**design.v**
```verilog
module control_unit(
    input clk, rst,
    output reg a_sel, b_sel, PP1_CE, PP2_CE, add, PR_CE, PI_CE
);
    parameter S1 = 3'b001,
              S2 = 3'b010,
              S3 = 3'b011,
              S4 = 3'b100,
              S5 = 3'b101;
    reg [2:0] state, next;
    always @(posedge clk or posedge rst) begin
        if (rst)
            state <= S1;
        else
            state <= next;
    end
    always @(*) begin
        next = S1;
        PP1_CE = 0;
        PP2_CE = 0;
        add = 0;
        PR_CE = 0;
        PI_CE = 0;
        a_sel = 0;
        b_sel = 0;
        case (state) 
            S1: begin
					if(!rst)
                next = S2;
                PP1_CE = 1;
            end
            S2: begin
                next = S3;
                a_sel = 1;
                b_sel = 1;					 
                PP2_CE = 1;
            end
            S3: begin
                next = S4;
                b_sel = 1;
                PP1_CE = 1;					
                add = 1;
                PR_CE = 1;
            end
            S4: begin
                next = S5;
                a_sel = 1;
                PP2_CE = 1;
            end
            S5: begin
                next = S1;
                PI_CE = 1;
            end
        endcase
    end
endmodule
module datapath(
    input clk, rst,
    input a_sel, b_sel, PP1_CE, PP2_CE, add, PR_CE, PI_CE,
    input [11:0] ar, ai, br, bi,
    output reg [23:0] Pr, Pi
);
    wire [11:0] a_mux, b_mux;
    reg [23:0] PP1, PP2, PPs;
    wire [23:0] pro;
    assign a_mux = a_sel ? ai : ar;
    assign b_mux = b_sel ? bi : br;
    assign pro = a_mux * b_mux;  
    always @(posedge clk or posedge rst) begin
        if (rst) begin
            PP1 <= 0;
            PP2 <= 0;
        end else begin
            if (PP1_CE) 
                PP1 <= pro;
            if (PP2_CE) 
                PP2 <= pro;
        end
    end
    always @(*) begin
        if (!add)
            PPs = PP1 + PP2;
        else
            PPs = PP1 - PP2;
    end
    always @(posedge clk or posedge rst) begin
        if (rst) begin
            Pr <= 0;
            Pi <= 0;
        end else begin
            if (PR_CE) 
                Pr <= PPs;
            if (PI_CE) 
                Pi <= PPs;
        end
    end
endmodule
module top(
    input rst, clk,
    input [11:0] ar, ai, br, bi,
    output [23:0] Pi, Pr
);
    wire PP1_CE, PP2_CE, a_sel, b_sel, add, PI_CE, PR_CE;
    control_unit uut1(
        .clk(clk),
        .rst(rst),
        .a_sel(a_sel),
        .b_sel(b_sel),
        .PP1_CE(PP1_CE),
        .PP2_CE(PP2_CE),
        .add(add),
        .PR_CE(PR_CE),
        .PI_CE(PI_CE)
    );
    datapath uut2(
        .clk(clk),
        .rst(rst),
        .a_sel(a_sel),
        .b_sel(b_sel),
        .PP1_CE(PP1_CE),
        .PP2_CE(PP2_CE),
        .add(add),
        .PR_CE(PR_CE),
        .PI_CE(PI_CE),
        .ar(ar),
        .ai(ai),
        .br(br),
        .bi(bi),
        .Pr(Pr),
        .Pi(Pi)
    );
endmodule
```
**run.sh**
```bash
#!/bin/bash
# the make line also repeats each setting of config.mk as NAME=value (left out here)
make -C /OpenROAD-flow-scripts/flow DESIGN_CONFIG=/design/flow/config.mk WORK_HOME=/design/flow/orfs CLKGATE_MAP_FILE= finish
```
**config.mk**
```make
export PLATFORM = sky130hd
export DESIGN_NAME = top
export DESIGN_NICKNAME = top
export VERILOG_FILES = /design/flow/design.v
export SDC_FILE = /design/flow/constraint.sdc
export NUM_CORES = 4
export LEC_CHECK = 0
export ABC_AREA = 1
export CAP_MARGIN = 20
export CELL_PAD_IN_SITES_GLOBAL_PLACEMENT = 0
export CORE_MARGIN = 2
export CORE_UTILIZATION = 68
export CTS_CLUSTER_DIAMETER = 51
export CTS_CLUSTER_SIZE = 82
export GPL_ROUTABILITY_DRIVEN = 0
export MAX_ROUTING_LAYER = met4
export PLACE_DENSITY = 0.35
export SETUP_SLACK_MARGIN = 0.29
export SLEW_MARGIN = 20
export TNS_END_PERCENT = 55
```
**constraint.sdc**
```tcl
create_clock -name core_clock -period 5.28 [get_ports {clk}]
set_input_delay 1.0560 -clock core_clock [delete_from_list [all_inputs] [get_ports {clk}]]
set_output_delay 1.0560 -clock core_clock [all_outputs]
set_load 0.01 [all_outputs]
```
==> impl_results.rst, run 1 <==
Physical design figures
=======================

.. list-table::
   :header-rows: 1

   * - Metric
     - Value
   * - Number of port buffers
     - a little under 100
   * - Number of standard cells reported by yosys
     - 1581
   * - CTS buffer count
     - 9
   * - Gr ovfl total
     - 1
   * - Placed standard-cell area
     - ~13000 sq um
   * - DP HPWL
     - approximately 24 mm
   * - Number of cell rows
     - around 47
   * - Synth top cells by count
     - 507 x nand2_1, 304 x inv_1, 132 x nor2_1, 101 x fa_1, 100 x dfrtp_1
   * - Core outline area
     - about 16000 sq um
   * - First error
     - [ERROR GRT-0232] Routing congestion too high. Check the congestion heatmap in the GUI.
   * - Synthesized-area fraction occupied by and/or/nand/nor cells
     - 0.292
   * - Die extent in y
     - about 130 um
   * - Number of nets produced by synthesis
     - about 1800
   * - GRT Overall Usage
     - 0.682
   * - Multiplexer share of the synthesized area
     - 0
   * - Logic family by area
     - simple AND/OR/NAND/NOR gates
   * - Maximum count of clock buffers along a single path
     - 2
   * - Chip Area
     - 17600 sq um
   * - Total of flip-flops plus latches after synthesis
     - 101
   * - Clock tree sinks
     - about 100
   * - Post-synth tally of flip-flops with integrated enable
     - 0
   * - Compound-gate portion of the synthesized area
     - 0.0610
   * - Area of the synthesized netlist per yosys stat
     - roughly 11000 sq um
   * - Synth Instances
     - 1581
   * - Mean Syn Cell Area
     - about 7.1 sq um
   * - XOR-XNOR Cells, Area Fraction
     - 0.0296
   * - Post-synth ARST share
     - 1.00
   * - Max-area cell share
     - 0.222
   * - Worst slack after detailed placement
     - -0.747 ns
   * - Adder and majority gate portion of the synthesized area
     - 0.275
   * - Synth Cell Area
     - around 11000 sq um
   * - Dominant cells by area after synthesis
     - dfrtp_1 22%, fa_1 18%, nand2_1 17%
   * - Hold buffers post-CTS
     - 0
   * - Status
     - aborted with a tool error
   * - Synth top cell by count
     - nand2_1
   * - Share of synthesized area occupied by flip-flops and latches
     - 0.225
   * - Most frequently used flop master after synthesis
     - dfrtp_1
   * - Tally of yosys warning messages
     - 2
   * - Floorplan Utilization
     - 0.686
   * - Number of unique standard cell types used by synthesis
     - just over 40
   * - Top cell type by total area after synthesis
     - dfrtp_1
   * - Last stage the flow got to
     - global routing
   * - H-tree Lvls
     - 3
   * - Clock root buffer
     - clkbuf_16
   * - Horiz. Die Dim
     - 133 um
   * - Number of ports placed on the die boundary
     - between 90 and 100
==> per-layer routing <==
| layer | track usage | GRT overflow |
|---|---|---|
| met5 | - | - |
| met4 | 0.657 | 0 |
| met3 | 0.464 | 0 |
| met2 | 0.872 | 1 |
| met1 | 0.669 | 0 |
==> per-stage QoR <==
| stage | TNS (ns) | hold slack, ns | std cells |
|---|---|---|---|
| 2_1_floorplan | 0 | 0.373 | 1581 |
| 3_3_place_gp | -17.38 | 0.435 | 1979 |
| 3_5_place_dp | -21.35 | 0.440 | 1979 |
| 4_1_cts | 0 | 0.455 | 2028 |
==> timing repair <==
action                                  4_1_cts
endpoints found under the hold margin         0
gates cloned                                  1
pin swaps                                   129
gates resized                               209
endpoints found under the setup margin       34
setup buffers                                32
==> run 2: changes to the inputs <==
- CELL_PAD_IN_SITES_GLOBAL_PLACEMENT: 0 -> not set
- CORE_UTILIZATION: 68 -> 64
- CTS_CLUSTER_DIAMETER: 51 -> not set
- CTS_CLUSTER_SIZE: 82 -> not set
- GPL_ROUTABILITY_DRIVEN: 0 -> not set
- MAX_ROUTING_LAYER: met4 -> not set
- PLACE_DENSITY: 0.35 -> 0.43
- SETUP_SLACK_MARGIN: 0.29 -> not set
- TNS_END_PERCENT: 55 -> not set
- clock period: 5.28 -> 5.06 ns (I/O delays scaled with it)
==> run 2 against run 1 <==
Compared with the run above:
- now fails the layout checks on negative setup slack
- synthesized area unchanged
- synthesized cell count unchanged
- die size up 6.1%
==> impl_results.rst, run 2 <==
Flow metrics
------------

.. list-table::
   :header-rows: 1

   * - Metric
     - Value
   * - Status
     - failed layout checks
   * - Violated Checks
     - negative setup slack
   * - Class of the tightest hold or removal check
     - reg2reg
   * - Standard cell with the maximum stage delay on the critical path
     - fa_1
   * - Clock period minus final worst setup slack
     - 5.32 ns
   * - Floorplan Utilization
     - 0.653 (-0.0330)
   * - Setup crit end kind
     - flop
   * - Gr ovfl total
     - 0
   * - GRT Overall Usage
     - 0.374
   * - CTS buffer count
     - 9 (unchanged)
   * - # DRC
     - 0
   * - Area of the synthesized netlist per yosys stat
     - 11300 sq um (unchanged)
   * - Count of TritonRoute iterations in the first routing pass
     - 6
   * - Number of standard cells reported by yosys
     - 1581 (unchanged)
   * - Die extent in y
     - 137 um (+3.0%)
   * - CTS tree
     - built
   * - Compound-gate portion of the synthesized area
     - 0.0610 (unchanged)
   * - Horiz. Die Dim
     - 137 um (+3.0%)
   * - Maximum count of clock buffers along a single path
     - 2 (unchanged)
   * - Number of cell rows
     - 48 (+2.1%)
   * - Core outline area
     - 17200 sq um (+5.1%)
   * - Post-route clock skew
     - 0.0141 ns
   * - Total of endpoints with negative setup slack in the final report
     - 26
   * - Count of pins over their slew limit
     - 0
   * - Post-route standard cell area excluding fillers
     - ~15000 sq um
   * - Setup WS post-layout
     - -0.264 ns
   * - Total of flip-flops plus latches after synthesis
     - 101 (unchanged)
   * - DP HPWL
     - 24.8 mm (+3.4%)
   * - Worst Reg2Reg Path Length in Cells
     - 27
   * - Min-delay src
     - uut1.state[1]
   * - Maximum number of pins on one net before global-route repair
     - approximately 77
   * - Period utilization
     - 1.05
   * - Total number of cells along the worst setup path
     - 26
   * - Residual antenna-violating net count after detailed routing
     - 0
   * - Max-area cell share
     - 0.222 (unchanged)
   * - Clk latency late pin
     - around 0.36 ns
   * - Maximum clock frequency
     - ~0.19 GHz
   * - Capture point of the critical path
     - uut2.PP1[19]
   * - Final core utilization
     - 0.863
   * - Via count
     - between 10000 and 15000
   * - Number of max-cap violations
     - 0
   * - Vias in the first global route
     - between 10000 and 15000
   * - Top cell type by total area after synthesis
     - dfrtp_1
   * - Synth top cell by count
     - nand2_1
   * - Tally of yosys warning messages
     - 2 (unchanged)
   * - Synth top cells by count
     - 507 x nand2_1, 304 x inv_1, 132 x nor2_1, 101 x fa_1, 100 x dfrtp_1
   * - Number of nets produced by synthesis
     - 1818 (unchanged)
   * - Vias per cell
     - 5.69
   * - Cell depth of the worst hold path
     - 0
   * - Clock tree sinks
     - 101 (unchanged)
   * - Count of routing violations after the opening detailed-route iteration
     - 822
   * - Share of synthesized area occupied by flip-flops and latches
     - 0.225 (unchanged)
   * - Worst flop-to-flop path endpoint
     - uut2.PP1[19]
   * - Worst hold-check slack
     - around 0.46 ns
   * - Layout Nets
     - slightly above 2000
   * - Area added between synthesis and finish
     - 32.1%
   * - Synth Cell Area
     - 11300 sq um (unchanged)
   * - Setup slack of the worst register-to-register path
     - -0.26 ns
   * - DR WL/cell
     - 17.7 um
   * - Mean Syn Cell Area
     - 7.12 sq um (unchanged)
   * - Multiplexer share of the synthesized area
     - 0 (unchanged)
   * - Worst EP arrival
     - between 5 and 6 ns
   * - Family with the most delay on the worst path
     - adder cells
   * - Post-synth ARST share
     - 1.00 (unchanged)
   * - Synth Instances
     - 1581 (unchanged)
   * - Logic family by area
     - simple AND/OR/NAND/NOR gates
   * - Final hold violation count
     - 0
   * - Adder and majority gate portion of the synthesized area
     - 0.275 (unchanged)
   * - Maximum single-stage delay on the critical path
     - approximately 0.55 ns
   * - Reg2Reg Launch Point
     - uut1.state[2]
   * - CP startpoint kind
     - input pin
   * - Gpl congestion
     - around 1
   * - XOR-XNOR Cells, Area Fraction
     - 0.0296 (unchanged)
   * - Endpoint required time on the critical path
     - approximately 5.3 ns
   * - Aggregate routed wire length
     - around 36 mm
   * - Number of ports placed on the die boundary
     - 98 (unchanged)
   * - Worst setup startpoint
     - ar[7]
   * - Max-Slew Margin vs Limit
     - 0.363
   * - Worst path bufs/invs
     - 8
   * - Placed standard-cell area
     - 13600 sq um (+0.64%)
   * - Chip Area
     - 18700 sq um (+6.1%)
   * - RSZ-0062 raised after global routing
     - true
   * - Dominant cells by area after synthesis
     - dfrtp_1 22%, fa_1 18%, nand2_1 17%
   * - Number of diodes added for antenna fixing
     - 0
   * - Post-synth tally of flip-flops with integrated enable
     - 0 (unchanged)
   * - Most frequently used flop master after synthesis
     - dfrtp_1
   * - Clock root buffer
     - clkbuf_16
   * - Max Fanout on Critical Path
     - 4
   * - Number of unique standard cell types used by synthesis
     - 41 (unchanged)
   * - Clock slew seen by the registers of the worst setup and hold paths
     - 0.08 ns
   * - H-tree Lvls
     - 3 (unchanged)
   * - Synthesized-area fraction occupied by and/or/nand/nor cells
     - 0.292 (unchanged)
   * - Number of port buffers
     - 97 (unchanged)
   * - Number of warnings in the stage logs
     - 31
   * - Type of the worst setup path
     - in2reg
   * - Slew at the pin closest to its max-slew limit
     - around 0.95 ns
   * - Initial antenna violation count
     - 0
   * - Wire length of the first global-routing pass
     - approximately 54 mm
   * - Hold Path Sink
     - uut1.state[3]
run 2: cell type report:
| type | count | area, sq um |
|---|---|---|
| Sequential cell | 101 | 2530 |
| Fill cell | 980 | 2360 |
| Multi-Input combinational cell | 1136 | 8210 |
| Clock inverter | 7 | 65.1 |
| Timing Repair Buffer | 265 | 2370 |
| Clock buffer | 9 | 225 |
| Inverter | 315 | 1200 |
| Tap cell | 225 | 282 |
run 2: per-stage QoR:
stage / setup WS (ns) / cells / setup TNS (ns)
floorplan: -0.0851 / 1581 / -0.510
global placement: -0.828 / 1993 / -21.60
global route: -0.454 / 2058 / -10.23
CTS: -0.0671 / 2050 / -0.527
detailed placement: -0.869 / 1993 / -24.15
finish: -0.264 / 2058 / -4.93
run 2: timing repair:
action                     4_1_cts  5_1_grt
hold buffers                     0        0
resized                        203       56
buffers inserted                41       10
cloned                           1        0
pin swaps                       98       26
hold endpoints to repair         0        0
setup endpoints to repair       32       34
run 2: layer usage:
layer  GRT usage  vias to the layer above  part of all wire
li1            -                     5283                 -
met1       0.380                     5517              0.34
met2       0.699                      653              0.51
met3      0.0559                      252             0.065
met4       0.260                        0             0.085
met5           0                        -                 0
==> run 3: changes to the inputs <==
- ABC_AREA: 1 -> not set
- CORE_UTILIZATION: 64 -> 68
- CTS_CLUSTER_DIAMETER: not set -> 197
- CTS_CLUSTER_SIZE: not set -> 29
- MAX_ROUTING_LAYER: not set -> met4
- PLACE_DENSITY: 0.43 -> not set
- SETUP_SLACK_MARGIN: not set -> 0.5
- clock period: 5.06 -> 6.7 ns (I/O delays scaled with it)
==> run 3 against run 2 <==
Compared with the run above:
- the run now finishes clean
- core utilization increased by 1.9 points
- clock-buffer cell count rose by 1
- register-to-register slack better by 0.96 ns
- synthesized cell count decreased by 23%
- wire length decreased by 11%
==> impl_results.rst, run 3 <==
Flow metrics
------------

.. list-table::
   :header-rows: 1

   * - Metric
     - Value
   * - Count of routing violations after the opening detailed-route iteration
     - 888 (+8.0%)
   * - Number of port buffers
     - 97 (unchanged)
   * - Count of TritonRoute iterations in the first routing pass
     - 7 (+1)
   * - Top cell type by total area after synthesis
     - dfrtp_1
   * - Min-delay src
     - uut1.state[1]
   * - Gpl congestion
     - 0.999 (+2.7%)
   * - Max Fanout on Critical Path
     - 6 (+2)
   * - Hold Path Sink
     - uut1.state[3]
   * - Chip Area
     - 16600 sq um (-11%)
   * - Post-synth tally of flip-flops with integrated enable
     - 0 (unchanged)
   * - Floorplan Utilization
     - 0.695 (+0.0422)
   * - Mean Syn Cell Area
     - 8.72 sq um (+22%)
   * - Type of the worst setup path
     - in2reg
   * - Synth top cells by count
     - 222 x nand2_1, 159 x inv_1, 101 x fa_1, 100 x dfrtp_1, 96 x nor2_1
   * - Number of ports placed on the die boundary
     - 98 (unchanged)
   * - Number of cell rows
     - 45 (-6.3%)
   * - Number of max-cap violations
     - 0 (unchanged)
   * - Number of standard cells reported by yosys
     - 1213 (-23%)
   * - Compound-gate portion of the synthesized area
     - 0.112 (+0.0507)
   * - Number of diodes added for antenna fixing
     - 0 (unchanged)
   * - Cell depth of the worst hold path
     - 0 (unchanged)
   * - CTS buffer count
     - 9 (unchanged)
   * - Core outline area
     - 15200 sq um (-12%)
   * - Total of endpoints with negative setup slack in the final report
     - 0 (-100%)
   * - Synth top cell by count
     - nand2_1
   * - Class of the tightest hold or removal check
     - reg2reg
   * - Worst EP arrival
     - 6.52 ns (+0.95 ns)
   * - Dominant cells by area after synthesis
     - dfrtp_1 24%, fa_1 19%, ha_1 10%
   * - Post-route clock skew
     - 0.0106 ns (-0.00346 ns)
   * - Total of flip-flops plus latches after synthesis
     - 101 (unchanged)
   * - Setup WS post-layout
     - 0.413 ns (+0.677 ns)
   * - Via count
     - 9811 (-16%)
   * - Most frequent cell on the critical path
     - fa_1
   * - Gr ovfl total
     - 0 (unchanged)
   * - Setup crit end kind
     - flop
   * - Met2 Usage GRT
     - 0.688 (-0.0102)
   * - Number of nets produced by synthesis
     - 1450 (-20%)
   * - Synth Cell Area
     - 10600 sq um (-6.1%)
   * - Maximum number of pins on one net before global-route repair
     - 58 (-25%)
   * - H-tree Lvls
     - 3 (unchanged)
   * - Worst setup startpoint
     - ar[3]
   * - Cell chain of the critical path
     - clkdlybuf4s50_1, nand2_1, nand2_2, buf_6, nand2_1, fa_1, fa_2, inv_1, fa_1, fa_1, inv_1, fa_2, inv_2, ha_4, buf_6, a21oi_2, o21ai_1, buf_4, o21ba_2, o221ai_2, xnor2_1, mux2_2
   * - CP startpoint kind
     - input pin
   * - XOR-XNOR Cells, Area Fraction
     - 0.0431 (+0.0135)
   * - Clk latency late pin
     - 0.36 ns (about the same)
   * - Capture point of the critical path
     - uut2.PP2[21]
   * - Worst path bufs/invs
     - 7 (-1)
   * - Worst slack after detailed placement
     - -0.280 ns (+0.588 ns)
   * - Final hold violation count
     - 0 (unchanged)
   * - Status
     - complete, no violations
   * - Most frequently used flop master after synthesis
     - dfrtp_1
   * - Count of pins over their slew limit
     - 0 (unchanged)
   * - Maximum clock frequency
     - approximately 0.16 GHz
   * - Synthesized-area fraction occupied by and/or/nand/nor cells
     - 0.169 (-0.123)
   * - Number of unique standard cell types used by synthesis
     - 58 (+41%)
   * - Area added between synthesis and finish
     - 26.8%
   * - Adder and majority gate portion of the synthesized area
     - 0.293 (+0.0179)
   * - CTS tree
     - built
   * - Horiz. Die Dim
     - 129 um (-5.8%)
   * - Maximum single-stage delay on the critical path
     - 0.55 ns (about the same)
   * - GRT Overall Usage
     - 0.388 (+0.0136)
   * - Post-synth ARST share
     - 1.00 (unchanged)
   * - Clock root buffer
     - clkbuf_16
   * - DR WL/cell
     - 20.3 um (+15%)
   * - Clock tree sinks
     - 101 (unchanged)
   * - Highest-utilization routing layer at the global route stage
     - met2
   * - Slew at the pin closest to its max-slew limit
     - 0.769 ns (-0.185 ns)
   * - Family with the most delay on the worst path
     - adder cells
   * - # DRC
     - 0 (unchanged)
   * - Number of warnings in the stage logs
     - 30 (-3.2%)
   * - Standard cell with the maximum stage delay on the critical path
     - fa_1
   * - Final core utilization
     - 0.882 (+0.0187)
   * - Vias in the first global route
     - 9657 (-18%)
   * - Reg2Reg Launch Point
     - uut1.state[2]
   * - Logic family by area
     - adder cells
   * - Met3 layer usage reported by global route
     - 0.0457 (-0.0102)
   * - Worst flop-to-flop path endpoint
     - uut2.PP2[21]
   * - Max-area cell share
     - 0.237 (+0.0145)
   * - Initial antenna violation count
     - 0 (unchanged)
   * - Period utilization
     - 0.938 (-0.114)
   * - Aggregate routed wire length
     - 32.3 mm (-11%)
   * - DP HPWL
     - 23.7 mm (-4.6%)
   * - Tally of yosys warning messages
     - 2 (unchanged)
   * - RSZ-0062 raised after global routing
     - true
   * - Clock slew seen by the registers of the worst setup and hold paths
     - 0.07 ns (about the same)
   * - Share of synthesized area occupied by flip-flops and latches
     - 0.239 (+0.0146)
   * - Area of the synthesized netlist per yosys stat
     - 10600 sq um (-6.1%)
   * - Hold buffers post-CTS
     - 0 (unchanged)
   * - Multiplexer share of the synthesized area
     - 0.0731 (+0.0731)
   * - Die extent in y
     - 129 um (-5.8%)
   * - GRT met1 Usage
     - 0.420 (+0.0399)
   * - Endpoint required time on the critical path
     - 6.94 ns (+1.63 ns)
   * - Max-Slew Margin vs Limit
     - 0.483 (+0.120)
   * - Setup slack of the worst register-to-register path
     - 0.70 ns (+0.96 ns)
   * - Clock period minus final worst setup slack
     - 6.29 ns
   * - Total number of cells along the worst setup path
     - 22 (-15%)
   * - Layout Nets
     - 1633 (-21%)
   * - Residual antenna-violating net count after detailed routing
     - 0 (unchanged)
   * - Synth Instances
     - 1213 (-23%)
   * - Vias per cell
     - 6.17 (+8.6%)
   * - Wire length of the first global-routing pass
     - 47.9 mm (-12%)
   * - Maximum count of clock buffers along a single path
     - 2 (unchanged)
   * - Worst Reg2Reg Path Length in Cells
     - 21 (-22%)
==> run 3: area by class of cell <==
class                      instances  area, sq um
clock buffer                      10          229
tap                              188          235
multi-input combinational        916         7820
inverter                         159          599
fill                             773         1800
sequential                       101         2530
timing repair buffer             209         1930
clock inverter                     6         65.1
==> run 3: through the flow <==
stage	instances	TNS [ns]	area [sq um]	hold WS, ns
after floorplan	1213	0	10600	0.367
after global placement	1551	-0.205	12400	0.431
after detailed placement	1551	-1.16	12400	0.438
after CTS	1571	0	12800	0.456
after global routing	1589	0	13400	0.486
final	1589	0	13400	0.456
==> run 3: metal layers <==
| layer | up-vias | part of all wire |
|---|---|---|
| met4 | 0 | 0.069 |
| met2 | 540 | 0.52 |
| met3 | 156 | 0.064 |
| met5 | - | 0 |
| met1 | 4773 | 0.35 |
| li1 | 4342 | - |
==> run 3: timing repair <==
action / CTS / global route
buffers inserted: 3 / 17
resized: 29 / 113
pin swaps: 11 / 54
gates cloned: 1 / 1
setup endpoints to repair: 18 / 25
==> run 4: changes to the inputs <==
- CORE_ASPECT_RATIO: not set -> 1.79
- CORE_MARGIN: 2 -> 10
- CORE_UTILIZATION: 68 -> 63
- CTS_CLUSTER_DIAMETER: 197 -> 270
- CTS_CLUSTER_SIZE: 29 -> 98
- HOLD_SLACK_MARGIN: not set -> 0.3
- MAX_ROUTING_LAYER: met4 -> not set
- PLACE_DENSITY: not set -> 0.87
- SETUP_SLACK_MARGIN: 0.5 -> not set
- TNS_END_PERCENT: not set -> 15
- clock period: 6.7 -> 7.0 ns (I/O delays scaled with it)
==> run 4 against run 3 <==
Compared with the run above:
- wire length shrank 14%
- clock skew shrank 0.00086 ns
- still clean
- flip-flop count is the same
- critical path type unchanged
- critical endpoint is now uut2.PP2[22]
- largest cell class unchanged
==> impl_results.rst, run 4 <==
Flow metrics
------------

.. list-table::
   :header-rows: 1

   * - Metric
     - Value
   * - Max-area cell share
     - 0.237 (unchanged)
   * - Post-route clock skew
     - 0.00977 ns (-0.000859 ns)
   * - Number of warnings in the stage logs
     - 26 (-13%)
   * - Synth Cell Area
     - 10600 sq um (unchanged)
   * - Tally of yosys warning messages
     - 2 (unchanged)
   * - Hold buffers post-CTS
     - 0 (unchanged)
   * - Synth top cell by count
     - nand2_1
   * - Vias per cell
     - 5.84 (-5.5%)
   * - Area added between synthesis and finish
     - 15.9%
   * - Reg2Reg Launch Point
     - uut1.state[2]
   * - Compound-gate portion of the synthesized area
     - 0.112 (unchanged)
   * - Max-Slew Margin vs Limit
     - 0.357 (-0.126)
   * - Setup slack of the worst register-to-register path
     - 0.46 ns (-0.24 ns)
   * - Class of the tightest hold or removal check
     - reg2reg
   * - Horiz. Die Dim
     - 117 um (-9.2%)
   * - Most frequent cell on the critical path
     - fa_1
   * - Top cell type by total area after synthesis
     - dfrtp_1
   * - CP startpoint kind
     - input pin
   * - Total of flip-flops plus latches after synthesis
     - 101 (unchanged)
   * - Layout filler cell count
     - 1224 (+58%)
   * - Vias in the first global route
     - 9587 (-0.72%)
   * - Number of cell rows
     - 63 (+40%)
   * - Dominant cells by area after synthesis
     - dfrtp_1 24%, fa_1 19%, ha_1 10%
   * - Count of routing violations after the opening detailed-route iteration
     - 397 (-55%)
   * - Post-synth ARST share
     - 1.00 (unchanged)
   * - Sequential Area
     - 2530 sq um (unchanged)
   * - Endpoint required time on the critical path
     - 7.29 ns (+0.35 ns)
   * - Total of endpoints with negative setup slack in the final report
     - 0 (unchanged)
   * - Setup crit end kind
     - flop
   * - Slew at the pin closest to its max-slew limit
     - 0.957 ns (+0.187 ns)
   * - Worst EP arrival
     - 7.04 ns (+0.52 ns)
   * - GRT Overall Usage
     - 0.253 (-0.135)
   * - # Post-CTS Setup Buffers
     - 0 (-3)
   * - Logic family by area
     - adder cells
   * - Gr ovfl total
     - 0 (unchanged)
   * - Total number of cells along the worst setup path
     - 20 (-9.1%)
   * - H-tree Lvls
     - 3 (unchanged)
   * - Initial antenna violation count
     - 0 (unchanged)
   * - DR WL/cell
     - 18.1 um (-11%)
   * - Number of diodes added for antenna fixing
     - 0 (unchanged)
   * - RSZ-0062 raised after global routing
     - false
   * - Worst Reg2Reg Path Length in Cells
     - 21 (unchanged)
   * - Min-delay src
     - uut1.state[1]
   * - Multiplexer share of the synthesized area
     - 0.0731 (unchanged)
   * - Clock root buffer
     - clkbuf_16
   * - Final core utilization
     - 0.740 (-0.142)
   * - Worst flop-to-flop path endpoint
     - uut2.PP2[22]
   * - Most frequently used flop master after synthesis
     - dfrtp_1
   * - Hold Path Sink
     - uut1.state[3]
   * - Aggregate routed wire length
     - 27.7 mm (-14%)
   * - Status
     - complete, no violations
   * - Max Fanout on Critical Path
     - 12 (+6)
   * - Wire length of the first global-routing pass
     - 45.9 mm (-4.3%)
   * - Family with the most delay on the worst path
     - adder cells
   * - Maximum single-stage delay on the critical path
     - 0.70 ns (+0.15 ns)
   * - Core outline area
     - 16600 sq um (+8.9%)
   * - Gpl congestion
     - 1.01 (+1.3%)
   * - Final hold violation count
     - 0 (unchanged)
   * - CTS buffer count
     - 9 (unchanged)
   * - Layout Nets
     - 1561 (-4.4%)
   * - Synthesized-area fraction occupied by and/or/nand/nor cells
     - 0.169 (unchanged)
   * - Adder and majority gate portion of the synthesized area
     - 0.293 (unchanged)
   * - Post-route standard cell area excluding fillers
     - 12200 sq um (-8.6%)
   * - Clock period minus final worst setup slack
     - 6.76 ns
   * - Combined area of the multi-input logic cells
     - 7310 sq um (-6.5%)
   * - Die extent in y
     - 193 um (+50%)
   * - Synth Instances
     - 1213 (unchanged)
   * - Floorplan Utilization
     - 0.639 (-0.0568)
   * - Chip Area
     - 22600 sq um (+36%)
   * - Summed negative setup slack over all endpoints
     - 0 ns (unchanged)
   * - Count of pins over their slew limit
     - 0 (unchanged)
   * - Residual antenna-violating net count after detailed routing
     - 0 (unchanged)
   * - Clock slew seen by the registers of the worst setup and hold paths
     - 0.07 ns (about the same)
   * - Clk latency late pin
     - 0.35 ns (about the same)
   * - Area of the synthesized netlist per yosys stat
     - 10600 sq um (unchanged)
   * - Via count
     - 8894 (-9.3%)
   * - Post-synth tally of flip-flops with integrated enable
     - 0 (unchanged)
   * - Number of max-cap violations
     - 0 (unchanged)
   * - XOR-XNOR Cells, Area Fraction
     - 0.0431 (unchanged)
   * - Type of the worst setup path
     - in2reg
   * - Cell chain of the critical path
     - clkdlybuf4s50_1, mux2_2, nand2_1, fa_1, fa_1, inv_1, ha_1, fa_1, inv_1, fa_1, inv_1, ha_1, o21a_1, o31a_1, o21ai_1, a2111oi_0, buf_4, nor4_1, or4_1, nand3_1
   * - Worst setup startpoint
     - br[4]
   * - # DRC
     - 0 (unchanged)
   * - Number of standard cells reported by yosys
     - 1213 (unchanged)
   * - CTS tree
     - built
   * - Standard cell with the maximum stage delay on the critical path
     - a2111oi_0
   * - DP HPWL
     - 23.5 mm (-0.62%)
   * - Period utilization
     - 0.965 (+0.0267)
   * - Number of port buffers
     - 97 (unchanged)
   * - Maximum clock frequency
     - about 0.15 GHz
   * - Number of unique standard cell types used by synthesis
     - 58 (unchanged)
   * - Synth top cells by count
     - 222 x nand2_1, 159 x inv_1, 101 x fa_1, 100 x dfrtp_1, 96 x nor2_1
   * - Placed standard-cell area
     - 12000 sq um (-3.2%)
   * - Mean Syn Cell Area
     - 8.72 sq um (unchanged)
   * - Number of nets produced by synthesis
     - 1450 (unchanged)
   * - Maximum number of pins on one net before global-route repair
     - 58 (unchanged)
   * - Worst path bufs/invs
     - 5 (-2)
   * - Number of ports placed on the die boundary
     - 98 (unchanged)
   * - Share of synthesized area occupied by flip-flops and latches
     - 0.239 (unchanged)
   * - Capture point of the critical path
     - uut2.PP2[22]
   * - Clock tree sinks
     - 101 (unchanged)
   * - Cell depth of the worst hold path
     - 0 (unchanged)
   * - Count of TritonRoute iterations in the first routing pass
     - 5 (-2)
   * - Maximum count of clock buffers along a single path
     - 2 (unchanged)
   * - Number of gates resized after CTS
     - 0 (-100%)
## run 4: metal layers
| metal | share of wire | GRT usage | routed length (um) | vias up |
|---|---|---|---|---|
| met2 | 0.55 | 0.475 | 15200 | 290 |
| met1 | 0.34 | 0.242 | 9510 | 4319 |
| met4 | 0.069 | 0.167 | 1900 | 0 |
| met5 | 0 | 0 | 0 | - |
| li1 | - | - | - | 4184 |
| met3 | 0.038 | 0.0307 | 1060 | 101 |
## run 4: metrics by stage
step	worst slack [ns]	std cells	hold slack (ns)
CTS	0.312	1524	0.478
global placement	0.0217	1508	0.450
global route	0.0237	1524	0.489
finish	0.244	1524	0.471
floorplan	0.605	1213	0.367
detailed placement	-0.0279	1508	0.454
## run 4: area by class of cell
class / instances / area share
Clock buffer: 14 / 0.0216
Tap cell: 195 / 0.0199
Clock inverter: 2 / 0.00143
Sequential cell: 101 / 0.207
Timing Repair Buffer: 139 / 0.105
Inverter: 159 / 0.0489
Multi-Input combinational cell: 914 / 0.597
==> run 5: changes to the inputs <==
- ABC_AREA: not set -> 1
- CELL_PAD_IN_SITES_GLOBAL_PLACEMENT: not set -> 0
- CORE_ASPECT_RATIO: 1.79 -> 0.9
- CORE_MARGIN: 10 -> 2
- CORE_UTILIZATION: 63 -> 72
- CTS_CLUSTER_DIAMETER: 270 -> not set
- CTS_CLUSTER_SIZE: 98 -> 15
- HOLD_SLACK_MARGIN: 0.3 -> not set
- PLACE_DENSITY: 0.87 -> not set
- PLACE_DENSITY_LB_ADDON: not set -> 0.02
- SETUP_SLACK_MARGIN: not set -> 0.33
- SLEW_MARGIN: 20 -> 10
- TNS_END_PERCENT: 15 -> 55
- clock period: 7.0 -> 2.24 ns (I/O delays scaled with it)
==> run 5 against run 4 <==
Compared with the run above:
- the flow now stops in clock tree synthesis
- synthesized area increased by 6.5%
- die size shrank 26%
- synthesized cell count grew 30%
==> impl_results.rst, run 5 <==
Physical design figures
=======================

.. list-table::
   :header-rows: 1

   * - Metric
     - Value
   * - Logic family by area
     - simple AND/OR/NAND/NOR gates
   * - Synth top cell by count
     - nand2_1
   * - Status
     - aborted with a tool error
   * - Max-area cell share
     - 0.222 (-0.0145)
   * - Synth Instances
     - 1581 (+30%)
   * - Tally of yosys warning messages
     - 2 (unchanged)
   * - Compound-gate portion of the synthesized area
     - 0.0610 (-0.0507)
   * - Dominant cells by area after synthesis
     - dfrtp_1 22%, fa_1 18%, nand2_1 17%
   * - Area of the synthesized netlist per yosys stat
     - 11300 sq um (+6.5%)
   * - Adder and majority gate portion of the synthesized area
     - 0.275 (-0.0179)
   * - Post-placement cell count
     - 2068 (+37%)
   * - Post-synth tally of flip-flops with integrated enable
     - 0 (unchanged)
   * - DP HPWL
     - 31.5 mm (+34%)
   * - Last stage the flow got to
     - clock tree synthesis
   * - Synthesized-area fraction occupied by and/or/nand/nor cells
     - 0.292 (+0.123)
   * - Die extent in y
     - 123 um (-37%)
   * - Number of cell rows
     - 43 (-32%)
   * - Synth Cell Area
     - 11300 sq um (+6.5%)
   * - Number of nets produced by synthesis
     - 1818 (+25%)
   * - Floorplan Utilization
     - 0.734 (+0.0957)
   * - Most frequently used flop master after synthesis
     - dfrtp_1
   * - Chip Area
     - 16700 sq um (-26%)
   * - Total of flip-flops plus latches after synthesis
     - 101 (unchanged)
   * - Top cell type by total area after synthesis
     - dfrtp_1
   * - Number of unique standard cell types used by synthesis
     - 41 (-29%)
   * - Share of synthesized area occupied by flip-flops and latches
     - 0.225 (-0.0146)
   * - Number of ports placed on the die boundary
     - 98 (unchanged)
   * - Multiplexer share of the synthesized area
     - 0 (-0.0731)
   * - Core outline area
     - 15300 sq um (-7.4%)
   * - Post-synth ARST share
     - 1.00 (unchanged)
   * - Synth top cells by count
     - 507 x nand2_1, 304 x inv_1, 132 x nor2_1, 101 x fa_1, 100 x dfrtp_1
   * - Number of port buffers
     - 97 (unchanged)
   * - Mean Syn Cell Area
     - 7.12 sq um (-18%)
   * - Number of standard cells reported by yosys
     - 1581 (+30%)
   * - Horiz. Die Dim
     - 136 um (+16%)
   * - XOR-XNOR Cells, Area Fraction
     - 0.0296 (-0.0135)
   * - Gpl congestion
     - 0.989 (-2.2%)
   * - First error
     - [ERROR DPL-0038] Utilization greater than 100%, impossible to legalize
-- run 5: per-stage QoR --
step                      worst slack [ns]  utilization  area [sq um]
after floorplan                      -2.67            -         11400
after global placement               -3.25        0.923         14100
after detailed placement             -3.41        0.923         14100
==> run 6: changes to the inputs <==
- CAP_MARGIN: 20 -> 5
- CELL_PAD_IN_SITES_GLOBAL_PLACEMENT: 0 -> 2
- CORE_ASPECT_RATIO: 0.9 -> not set
- CORE_MARGIN: 2 -> 5
- CORE_UTILIZATION: 72 -> 58
- CTS_CLUSTER_SIZE: 15 -> not set
- GPL_TIMING_DRIVEN: not set -> 0
- HOLD_SLACK_MARGIN: not set -> -0.07
- MAX_ROUTING_LAYER: not set -> met5
- PLACE_DENSITY_LB_ADDON: 0.02 -> 0.06
- SETUP_SLACK_MARGIN: 0.33 -> not set
- SLEW_MARGIN: 10 -> 0
- TNS_END_PERCENT: 55 -> 45
- clock period: 2.24 -> 4.52 ns (I/O delays scaled with it)
==> run 6 against run 5 <==
Compared with the run above:
- the run fails in global placement without I/O
- synthesized area stayed put
- die size up 34%
- synthesized cell count unchanged
==> impl_results.rst, run 6 <==
Physical design figures
=======================

.. list-table::
   :header-rows: 1

   * - Metric
     - Value
   * - Status
     - aborted with a tool error
   * - Last stage the flow got to
     - global placement without I/O
   * - First error
     - [ERROR FLW-0024] Place density exceeds 1.0 (current PLACE_DENSITY_LB_ADDON =  0.06). Please check if the value of  PLACE_DENSITY_LB_ADDON is between 0 and 0.99.
   * - XOR-XNOR Cells, Area Fraction
     - 0.0296 (unchanged)
   * - Number of unique standard cell types used by synthesis
     - 41 (unchanged)
   * - Max-area cell share
     - 0.222 (unchanged)
   * - Most frequently used flop master after synthesis
     - dfrtp_1
   * - Synthesized-area fraction occupied by and/or/nand/nor cells
     - 0.292 (unchanged)
   * - Number of standard cells reported by yosys
     - 1581 (unchanged)
   * - Number of cell rows
     - 51 (+19%)
   * - Number of nets produced by synthesis
     - 1818 (unchanged)
   * - Synth Cell Area
     - 11300 sq um (unchanged)
   * - Synth top cells by count
     - 507 x nand2_1, 304 x inv_1, 132 x nor2_1, 101 x fa_1, 100 x dfrtp_1
   * - Adder and majority gate portion of the synthesized area
     - 0.275 (unchanged)
   * - Top cell type by total area after synthesis
     - dfrtp_1
   * - Floorplan Utilization
     - 0.584 (-0.150)
   * - Share of synthesized area occupied by flip-flops and latches
     - 0.225 (unchanged)
   * - Post-synth ARST share
     - 1.00 (unchanged)
   * - Chip Area
     - 22300 sq um (+34%)
   * - Logic family by area
     - simple AND/OR/NAND/NOR gates
   * - Post-synth tally of flip-flops with integrated enable
     - 0 (unchanged)
   * - Compound-gate portion of the synthesized area
     - 0.0610 (unchanged)
   * - Total of flip-flops plus latches after synthesis
     - 101 (unchanged)
   * - Horiz. Die Dim
     - 149 um (+10%)
   * - Synth top cell by count
     - nand2_1
   * - Dominant cells by area after synthesis
     - dfrtp_1 22%, fa_1 18%, nand2_1 17%
   * - Die extent in y
     - 149 um (+22%)
   * - Synth Instances
     - 1581 (unchanged)
   * - Tally of yosys warning messages
     - 2 (unchanged)
   * - Mean Syn Cell Area
     - 7.12 sq um (unchanged)
   * - Area of the synthesized netlist per yosys stat
     - 11300 sq um (unchanged)
   * - Core outline area
     - 19300 sq um (+26%)
   * - Multiplexer share of the synthesized area
     - 0 (unchanged)
==> run 7: changes to the inputs <==
- CAP_MARGIN: 5 -> 20
- CELL_PAD_IN_SITES_GLOBAL_PLACEMENT: 2 -> not set
- CORE_MARGIN: 5 -> 2
- CORE_UTILIZATION: 58 -> 72
- CTS_CLUSTER_DIAMETER: not set -> 46
- CTS_CLUSTER_SIZE: not set -> 79
- GPL_ROUTABILITY_DRIVEN: not set -> 0
- GPL_TIMING_DRIVEN: 0 -> not set
- HOLD_SLACK_MARGIN: -0.07 -> not set
- MAX_ROUTING_LAYER: met5 -> not set
- PLACE_DENSITY_LB_ADDON: 0.06 -> 0.01
- SLEW_MARGIN: 0 -> 20
- TNS_END_PERCENT: 45 -> not set
- clock period: 4.52 -> 5.56 ns (I/O delays scaled with it)
==> run 7 against run 6 <==
Compared with the run above:
- synthesized cell count stayed put
- synthesized area stayed put
- the flow stops in global routing
- die size is 25% lower
==> impl_results.rst, run 7 <==
Physical design figures
=======================

.. list-table::
   :header-rows: 1

   * - Metric
     - Value
   * - Multiplexer share of the synthesized area
     - 0 (unchanged)
   * - Share of synthesized area occupied by flip-flops and latches
     - 0.225 (unchanged)
   * - Horiz. Die Dim
     - 129 um (-14%)
   * - DP HPWL
     - 24.9 mm
   * - Number of port buffers
     - about 97
   * - Synth top cells by count
     - 507 x nand2_1, 304 x inv_1, 132 x nor2_1, 101 x fa_1, 100 x dfrtp_1
   * - Synth top cell by count
     - nand2_1
   * - Logic family by area
     - simple AND/OR/NAND/NOR gates
   * - Clock tree sinks
     - around 100
   * - Adder and majority gate portion of the synthesized area
     - 0.275 (unchanged)
   * - Maximum count of clock buffers along a single path
     - 2
   * - Tally of yosys warning messages
     - 2 (unchanged)
   * - Chip Area
     - 16700 sq um (-25%)
   * - Number of standard cells reported by yosys
     - 1581 (unchanged)
   * - Area of the synthesized netlist per yosys stat
     - 11300 sq um (unchanged)
   * - H-tree Lvls
     - 3
   * - Number of unique standard cell types used by synthesis
     - 41 (unchanged)
   * - Die extent in y
     - 129 um (-14%)
   * - Max-area cell share
     - 0.222 (unchanged)
   * - Core outline area
     - 15300 sq um (-21%)
   * - Clock root buffer
     - clkbuf_16
   * - Number of ports placed on the die boundary
     - about 100
   * - Last stage the flow got to
     - global routing
   * - Compound-gate portion of the synthesized area
     - 0.0610 (unchanged)
   * - Status
     - aborted with a tool error
   * - Top cell type by total area after synthesis
     - dfrtp_1
   * - Synth Instances
     - 1581 (unchanged)
   * - First error
     - [ERROR GRT-0232] Routing congestion too high. Check the congestion heatmap in the GUI.
   * - Post-placement cell count
     - around 2000
   * - XOR-XNOR Cells, Area Fraction
     - 0.0296 (unchanged)
   * - Dominant cells by area after synthesis
     - dfrtp_1 22%, fa_1 18%, nand2_1 17%
   * - CTS buffer count
     - 9
   * - Synthesized-area fraction occupied by and/or/nand/nor cells
     - 0.292 (unchanged)
   * - Most frequently used flop master after synthesis
     - dfrtp_1
   * - Number of cell rows
     - 45 (-12%)
   * - Post-synth ARST share
     - 1.00 (unchanged)
   * - Synth Cell Area
     - 11300 sq um (unchanged)
   * - GRT Overall Usage
     - 0.711
   * - Post-synth tally of flip-flops with integrated enable
     - 0 (unchanged)
   * - Floorplan Utilization
     - 0.738 (+0.154)
   * - Number of nets produced by synthesis
     - 1818 (unchanged)
   * - Gr ovfl total
     - approximately 50
   * - Mean Syn Cell Area
     - 7.12 sq um (unchanged)
   * - Total of flip-flops plus latches after synthesis
     - 101 (unchanged)
[run 7: what timing repair did]
item,4_1_cts
gates cloned,0
pin swaps,42
setup endpoints to repair,26
hold buffers,0
setup buffers,11
gates resized,81
[run 7: stage by stage]
stage / setup slack, ns / instance area (sq um) / util
after CTS: -0.00546 / 13800 / 0.907
after global placement: -0.509 / 13100 / 0.862
after floorplan: 0.0834 / 11300 / -
after detailed placement: -0.665 / 13100 / 0.862
[run 7: routing by layer]
layer	track usage	GRT overflow
met4	0.724	25
met1	0.711	1
met5	0.156	0
met2	0.919	24
met3	0.504	0
==> run 8: changes to the inputs <==
- CORE_ASPECT_RATIO: not set -> 0.89
- CORE_MARGIN: 2 -> 5
- CORE_UTILIZATION: 72 -> 15
- CTS_CLUSTER_DIAMETER: 46 -> not set
- CTS_CLUSTER_SIZE: 79 -> 39
- GPL_TIMING_DRIVEN: not set -> 0
- MAX_ROUTING_LAYER: not set -> met5
- MIN_ROUTING_LAYER: not set -> met2
- PLACE_DENSITY_LB_ADDON: 0.01 -> not set
- SETUP_SLACK_MARGIN: not set -> 2.01
- SLEW_MARGIN: 20 -> 10
- TNS_END_PERCENT: not set -> 80
- clock period: 5.56 -> 7.0 ns (I/O delays scaled with it)
==> run 8 against run 7 <==
Compared with the run above:
- now clean on timing, DRC and antenna
- synthesized area is the same
- die size grew to 4.8 times the previous value
- synthesized cell count is the same
==> impl_results.rst, run 8 <==
Flow metrics
------------

.. list-table::
   :header-rows: 1

   * - Metric
     - Value
   * - Status
     - complete, no violations
   * - Aggregate routed wire length
     - between 30 and 40 mm
   * - Clock period minus final worst setup slack
     - 5.69 ns
   * - Adder and majority gate portion of the synthesized area
     - 0.275 (unchanged)
   * - Vias per cell
     - between 5 and 6
   * - Cell chain of the critical path
     - buf_2, nand2_2, o21ai_4, buf_12, buf_12, inv_4, nor2_4, fa_1, fa_1, fa_1, fa_1, inv_1, fa_1, inv_2, ha_4, nand2_4, nor2_4, inv_1, nor2_1, nand3_2, nand3_2, nand2_2, nand3_2, nand2_1
   * - Clk latency late pin
     - between 0.3 and 0.4 ns
   * - Clock slew seen by the registers of the worst setup and hold paths
     - ~0.080 ns
   * - Compound-gate portion of the synthesized area
     - 0.0610 (unchanged)
   * - Standard cell with the maximum stage delay on the critical path
     - fa_1
   * - Logic family by area
     - simple AND/OR/NAND/NOR gates
   * - Synth Instances
     - 1581 (unchanged)
   * - Wire length of the first global-routing pass
     - approximately 60 mm
   * - Setup WS post-layout
     - approximately 1.3 ns
   * - Number of cell rows
     - 94 (+110%)
   * - Synth Cell Area
     - 11300 sq um (unchanged)
   * - Setup crit end kind
     - flop
   * - CTS buffer count
     - 9 (unchanged)
   * - Hold Path Sink
     - uut1.state[3]
   * - Vias in the first global route
     - 16420
   * - Max-Slew Margin vs Limit
     - 0.431
   * - Total of flip-flops plus latches after synthesis
     - 101 (unchanged)
   * - Cell depth of the worst hold path
     - 0
   * - Hold buffers post-CTS
     - 0 (unchanged)
   * - Core outline area
     - 74200 sq um (+390%)
   * - Worst path bufs/invs
     - 7
   * - H-tree Lvls
     - 3 (unchanged)
   * - Multiplexer share of the synthesized area
     - 0 (unchanged)
   * - RSZ-0062 raised after global routing
     - true
   * - Count of routing violations after the opening detailed-route iteration
     - 2328
   * - Number of nets produced by synthesis
     - 1818 (unchanged)
   * - Number of unique standard cell types used by synthesis
     - 41 (unchanged)
   * - CP startpoint kind
     - input pin
   * - CTS tree
     - built
   * - Maximum clock frequency
     - 0.176 GHz
   * - Post-route standard cell area excluding fillers
     - roughly 16000 sq um
   * - Floorplan Utilization
     - 0.152 (-0.586)
   * - Synthesized-area fraction occupied by and/or/nand/nor cells
     - 0.292 (unchanged)
   * - Max Fanout on Critical Path
     - 5
   * - Total number of cells along the worst setup path
     - 24
   * - Top cell type by total area after synthesis
     - dfrtp_1
   * - Die extent in y
     - 268 um (+110%)
   * - Final hold violation count
     - 0
   * - Endpoint required time on the critical path
     - around 7.3 ns
   * - Residual antenna-violating net count after detailed routing
     - 0
   * - Class of the tightest hold or removal check
     - reg2reg
   * - Number of warnings in the stage logs
     - 29
   * - Post-synth tally of flip-flops with integrated enable
     - 0 (unchanged)
   * - Maximum count of clock buffers along a single path
     - 2 (unchanged)
   * - Worst setup startpoint
     - ar[6]
   * - Maximum single-stage delay on the critical path
     - 0.60 ns
   * - Post-synth ARST share
     - 1.00 (unchanged)
   * - DR WL/cell
     - approximately 13 um
   * - Min-delay src
     - uut1.state[1]
   * - Worst slack after detailed placement
     - 0.273 ns (+0.938 ns)
   * - Summed negative setup slack over all endpoints
     - 0 ns
   * - Type of the worst setup path
     - in2reg
   * - Share of synthesized area occupied by flip-flops and latches
     - 0.225 (unchanged)
   * - Number of standard cells reported by yosys
     - 1581 (unchanged)
   * - Clock root buffer
     - clkbuf_16
   * - Horiz. Die Dim
     - 300 um (+130%)
   * - Clock tree sinks
     - 101 (unchanged)
   * - Worst EP arrival
     - between 5 and 6 ns
   * - Placed standard-cell area
     - 13800 sq um (+4.8%)
   * - Synth top cells by count
     - 507 x nand2_1, 304 x inv_1, 132 x nor2_1, 101 x fa_1, 100 x dfrtp_1
   * - Maximum number of pins on one net before global-route repair
     - about 55
   * - Dominant cells by area after synthesis
     - dfrtp_1 22%, fa_1 18%, nand2_1 17%
   * - Family with the most delay on the worst path
     - adder cells
   * - XOR-XNOR Cells, Area Fraction
     - 0.0296 (unchanged)
   * - Max-area cell share
     - 0.222 (unchanged)
   * - Layout Nets
     - roughly 2000
   * - Mean Syn Cell Area
     - 7.12 sq um (unchanged)
   * - Number of max-cap violations
     - 0
   * - Number of ports placed on the die boundary
     - 98 (unchanged)
   * - Via count
     - approximately 15000
   * - Worst hold-check slack
     - between 0.4 and 0.5 ns
   * - GRT Overall Usage
     - 0.138
   * - Setup slack of the worst register-to-register path
     - between 1 and 1.5 ns
   * - Slew at the pin closest to its max-slew limit
     - between 0.8 and 0.9 ns
   * - Area of the synthesized netlist per yosys stat
     - 11300 sq um (unchanged)
   * - Worst Reg2Reg Path Length in Cells
     - 26
   * - Gr ovfl total
     - 0
   * - # DRC
     - 0
   * - Period utilization
     - 0.813
   * - Most frequently used flop master after synthesis
     - dfrtp_1
   * - Chip Area
     - 80700 sq um (+380%)
   * - Reg2Reg Launch Point
     - uut1.state[2]
   * - Capture point of the critical path
     - uut2.PP1[22]
   * - DP HPWL
     - 28.2 mm (+13%)
   * - Area added between synthesis and finish
     - 46.5%
   * - Number of port buffers
     - 97 (unchanged)
   * - Synth top cell by count
     - nand2_1
   * - Count of TritonRoute iterations in the first routing pass
     - 39
   * - Count of pins over their slew limit
     - 0
   * - Worst flop-to-flop path endpoint
     - uut2.PP1[22]
   * - Total of endpoints with negative setup slack in the final report
     - 0
   * - Tally of yosys warning messages
     - 2 (unchanged)
   * - Most frequent cell on the critical path
     - fa_1
   * - Initial antenna violation count
     - 0
   * - Post-route clock skew
     - 0.0103 ns
run 8: layout make-up:
type,count,area [sq um]
Buffer,29,181
Fill cell,8139,57700
Antenna cell,4,10.0
Clock inverter,6,80.1
Inverter,315,1260
Clock buffer,10,229
Sequential cell,101,2530
Timing Repair Buffer,225,2180
Tap cell,1008,1260
Multi-Input combinational cell,1137,8760
run 8: per-stage QoR:
stage / utilization / cells
2_1_floorplan: - / 1581
3_3_place_gp: 0.185 / 2686
3_5_place_dp: 0.186 / 2687
4_1_cts: 0.209 / 2792
5_1_grt: 0.222 / 2831
6_report: 0.222 / 2835
run 8: per-layer routing:
layer,part of all wire,GRT usage
met1,0,-
met4,0.074,0.0180
met2,0.50,0.163
met3,0.42,0.196
met5,0.0089,0.0499
run 8: timing repair:
action / CTS / global route
setup buffers: 88 / 39
gates resized: 293 / 212
hold endpoints to repair: 0 / 0
setup endpoints to repair: 38 / 38
pin swaps: 122 / 124
gates cloned: 1 / 0
==> run 9: changes to the inputs <==
- ABC_AREA: 1 -> not set
- CORE_ASPECT_RATIO: 0.89 -> not set
- CORE_MARGIN: 5 -> 2
- CORE_UTILIZATION: 15 -> 18
- CTS_CLUSTER_SIZE: 39 -> not set
- GPL_ROUTABILITY_DRIVEN: 0 -> not set
- GPL_TIMING_DRIVEN: 0 -> not set
- MAX_ROUTING_LAYER: met5 -> not set
- MIN_ROUTING_LAYER: met2 -> not set
- SETUP_SLACK_MARGIN: 2.01 -> not set
- SLEW_MARGIN: 10 -> 20
- TNS_END_PERCENT: 80 -> not set
- clock period: 7.0 -> 8.54 ns (I/O delays scaled with it)
==> run 9 against run 8 <==
Compared with the run above:
- clock-buffer cell count down 1
- wire length down 23%
- highest routed layer is now met4
- sequential share of layout area up 4.5 points
- clock skew down 0.00056 ns
- via count down 43%
- hold slack better by 0.0086 ns
==> impl_results.rst, run 9 <==
Flow metrics
------------

.. list-table::
   :header-rows: 1

   * - Metric
     - Value
   * - Die extent in y
     - 246 um (-8.2%)
   * - Core outline area
     - 57900 sq um (-22%)
   * - Mean Syn Cell Area
     - 8.72 sq um (+22%)
   * - Total of endpoints with negative setup slack in the final report
     - 0 (unchanged)
   * - Aggregate routed wire length
     - 29.2 mm (-23%)
   * - Maximum clock frequency
     - about 0.14 GHz
   * - Max Fanout on Critical Path
     - 9 (+4)
   * - Final hold violation count
     - 0 (unchanged)
   * - Placed standard-cell area
     - 12400 sq um (-9.8%)
   * - Status
     - complete, no violations
   * - Standard cell with the maximum stage delay on the critical path
     - mux2i_1
   * - CP startpoint kind
     - input pin
   * - Gr ovfl total
     - 0 (unchanged)
   * - Number of warnings in the stage logs
     - 26 (-10%)
   * - Number of gates resized after CTS
     - 0 (-100%)
   * - DP HPWL
     - 23.5 mm (-16%)
   * - Number of cell rows
     - 88 (-6.4%)
   * - GRT Overall Usage
     - 0.0964 (-0.0420)
   * - Post-synth ARST share
     - 1.00 (unchanged)
   * - Reg2Reg Launch Point
     - uut1.state[2]
   * - Area added between synthesis and finish
     - 20.5%
   * - Hold buffers post-CTS
     - 0 (unchanged)
   * - Vias per cell
     - 4.15 (-21%)
   * - Synth top cell by count
     - nand2_1
   * - Slew at the pin closest to its max-slew limit
     - 0.967 ns (+0.116 ns)
   * - Tally of yosys warning messages
     - 2 (unchanged)
   * - Synth Instances
     - 1213 (-23%)
   * - Max-Slew Margin vs Limit
     - 0.355 (-0.0759)
   * - Setup slack of the worst register-to-register path
     - 1.62 ns (+0.20 ns)
   * - Initial antenna violation count
     - 0 (unchanged)
   * - Multiplexer share of the synthesized area
     - 0.0731 (+0.0731)
   * - Clk latency late pin
     - 0.36 ns (about the same)
   * - Clock period minus final worst setup slack
     - approximately 7.3 ns
   * - Most frequently used flop master after synthesis
     - dfrtp_1
   * - Summed negative setup slack over all endpoints
     - 0 ns (unchanged)
   * - Number of unique standard cell types used by synthesis
     - 58 (+41%)
   * - Period utilization
     - 0.852 (+0.0400)
   * - Layout Nets
     - 1528 (-26%)
   * - Wire length of the first global-routing pass
     - 46.7 mm (-21%)
   * - Most frequent cell on the critical path
     - fa_1
   * - Worst hold-check slack
     - 0.448 ns (+0.00856 ns)
   * - Maximum single-stage delay on the critical path
     - 0.65 ns (+0.05 ns)
   * - Post-route clock skew
     - 0.00974 ns (-0.000556 ns)
   * - Post-synth tally of flip-flops with integrated enable
     - 0 (unchanged)
   * - Number of diodes added for antenna fixing
     - 0 (-4)
   * - Area of the synthesized netlist per yosys stat
     - 10600 sq um (-6.1%)
   * - Number of nets produced by synthesis
     - 1450 (-20%)
   * - Dominant cells by area after synthesis
     - dfrtp_1 24%, fa_1 19%, ha_1 10%
   * - Cell depth of the worst hold path
     - 0 (unchanged)
   * - Worst path bufs/invs
     - 3 (-4)
   * - Min-delay src
     - uut1.state[1]
   * - Count of TritonRoute iterations in the first routing pass
     - 7 (-82%)
   * - Number of max-cap violations
     - 0 (unchanged)
   * - Capture point of the critical path
     - uut2.PP2[16]
   * - Compound-gate portion of the synthesized area
     - 0.112 (+0.0507)
   * - Endpoint required time on the critical path
     - 8.78 ns (+1.52 ns)
   * - Count of pins over their slew limit
     - 0 (unchanged)
   * - Worst EP arrival
     - 7.52 ns (+1.58 ns)
   * - Number of standard cells reported by yosys
     - 1213 (-23%)
   * - Maximum count of clock buffers along a single path
     - 2 (unchanged)
   * - CTS tree
     - built
   * - Clock tree sinks
     - 101 (unchanged)
   * - Via count
     - 8558 (-43%)
   * - Synth Cell Area
     - 10600 sq um (-6.1%)
   * - RSZ-0062 raised after global routing
     - false
   * - # Post-CTS Setup Buffers
     - 0 (-100%)
   * - Number of port buffers
     - 97 (unchanged)
   * - Total of flip-flops plus latches after synthesis
     - 101 (unchanged)
   * - Family with the most delay on the worst path
     - adder cells
   * - Share of synthesized area occupied by flip-flops and latches
     - 0.239 (+0.0146)
   * - CTS buffer count
     - 9 (unchanged)
   * - Logic family by area
     - adder cells
   * - Clock slew seen by the registers of the worst setup and hold paths
     - 0.07 ns (about the same)
   * - H-tree Lvls
     - 3 (unchanged)
   * - Max-area cell share
     - 0.237 (+0.0145)
   * - Setup crit end kind
     - flop
   * - Count of routing violations after the opening detailed-route iteration
     - 572 (-75%)
   * - XOR-XNOR Cells, Area Fraction
     - 0.0431 (+0.0135)
   * - Gpl congestion
     - 0.876
   * - Top cell type by total area after synthesis
     - dfrtp_1
   * - Post-route standard cell area excluding fillers
     - 12700 sq um (-23%)
   * - Total number of cells along the worst setup path
     - 18 (-25%)
   * - Worst setup startpoint
     - br[9]
   * - Vias in the first global route
     - 8462 (-48%)
   * - Residual antenna-violating net count after detailed routing
     - 0 (unchanged)
   * - Clock root buffer
     - clkbuf_16
   * - Cell chain of the critical path
     - clkdlybuf4s50_1, mux2i_1, nor2_1, fa_1, fa_1, fa_1, fa_1, inv_1, fa_1, inv_1, ha_1, a21oi_1, nand2_1, a21o_1, or3_1, o21ai_0, xor2_1, o21ai_0
   * - # DRC
     - 0 (unchanged)
   * - Type of the worst setup path
     - in2reg
   * - Chip Area
     - 60700 sq um (-25%)
   * - Worst flop-to-flop path endpoint
     - uut2.PP2[16]
   * - Synth top cells by count
     - 222 x nand2_1, 159 x inv_1, 101 x fa_1, 100 x dfrtp_1, 96 x nor2_1
   * - Class of the tightest hold or removal check
     - reg2reg
   * - Maximum number of pins on one net before global-route repair
     - 71 (+29%)
   * - Number of ports placed on the die boundary
     - 98 (unchanged)
   * - Horiz. Die Dim
     - 246 um (-18%)
   * - Worst Reg2Reg Path Length in Cells
     - 19 (-27%)
   * - Layout filler cell count
     - 6371 (-22%)
   * - Synthesized-area fraction occupied by and/or/nand/nor cells
     - 0.169 (-0.123)
   * - DR WL/cell
     - 14.2 um (+5.6%)
   * - Floorplan Utilization
     - 0.183 (+0.0308)
   * - Hold Path Sink
     - uut1.state[3]
   * - Adder and majority gate portion of the synthesized area
     - 0.293 (+0.0179)
==> run 9: area by class of cell <==
cell class | instances | area, sq um | area share
clock buffer | 9 | 225 | 0.0177
timing repair buffer | 106 | 1040 | 0.0815
inverter | 159 | 599 | 0.0470
clock inverter | 7 | 82.6 | 0.00648
sequential | 101 | 2530 | 0.199
tap | 765 | 957 | 0.0751
multi-input combinational | 914 | 7310 | 0.574
==> run 9: stage by stage <==
stage	util	cells	worst slack (ns)
final	0.220	2061	1.26
after global placement	0.215	2045	0.953
after floorplan	-	1213	1.84
after CTS	0.220	2061	1.27
after detailed placement	0.215	2045	0.846
after global routing	0.220	2061	0.892
==> run 9: per-layer routing <==
metal,GRT usage,wire length (um)
met4,0.0161,246
met1,0.144,14900
met3,0.0184,1650
met2,0.145,12400
met5,0,0
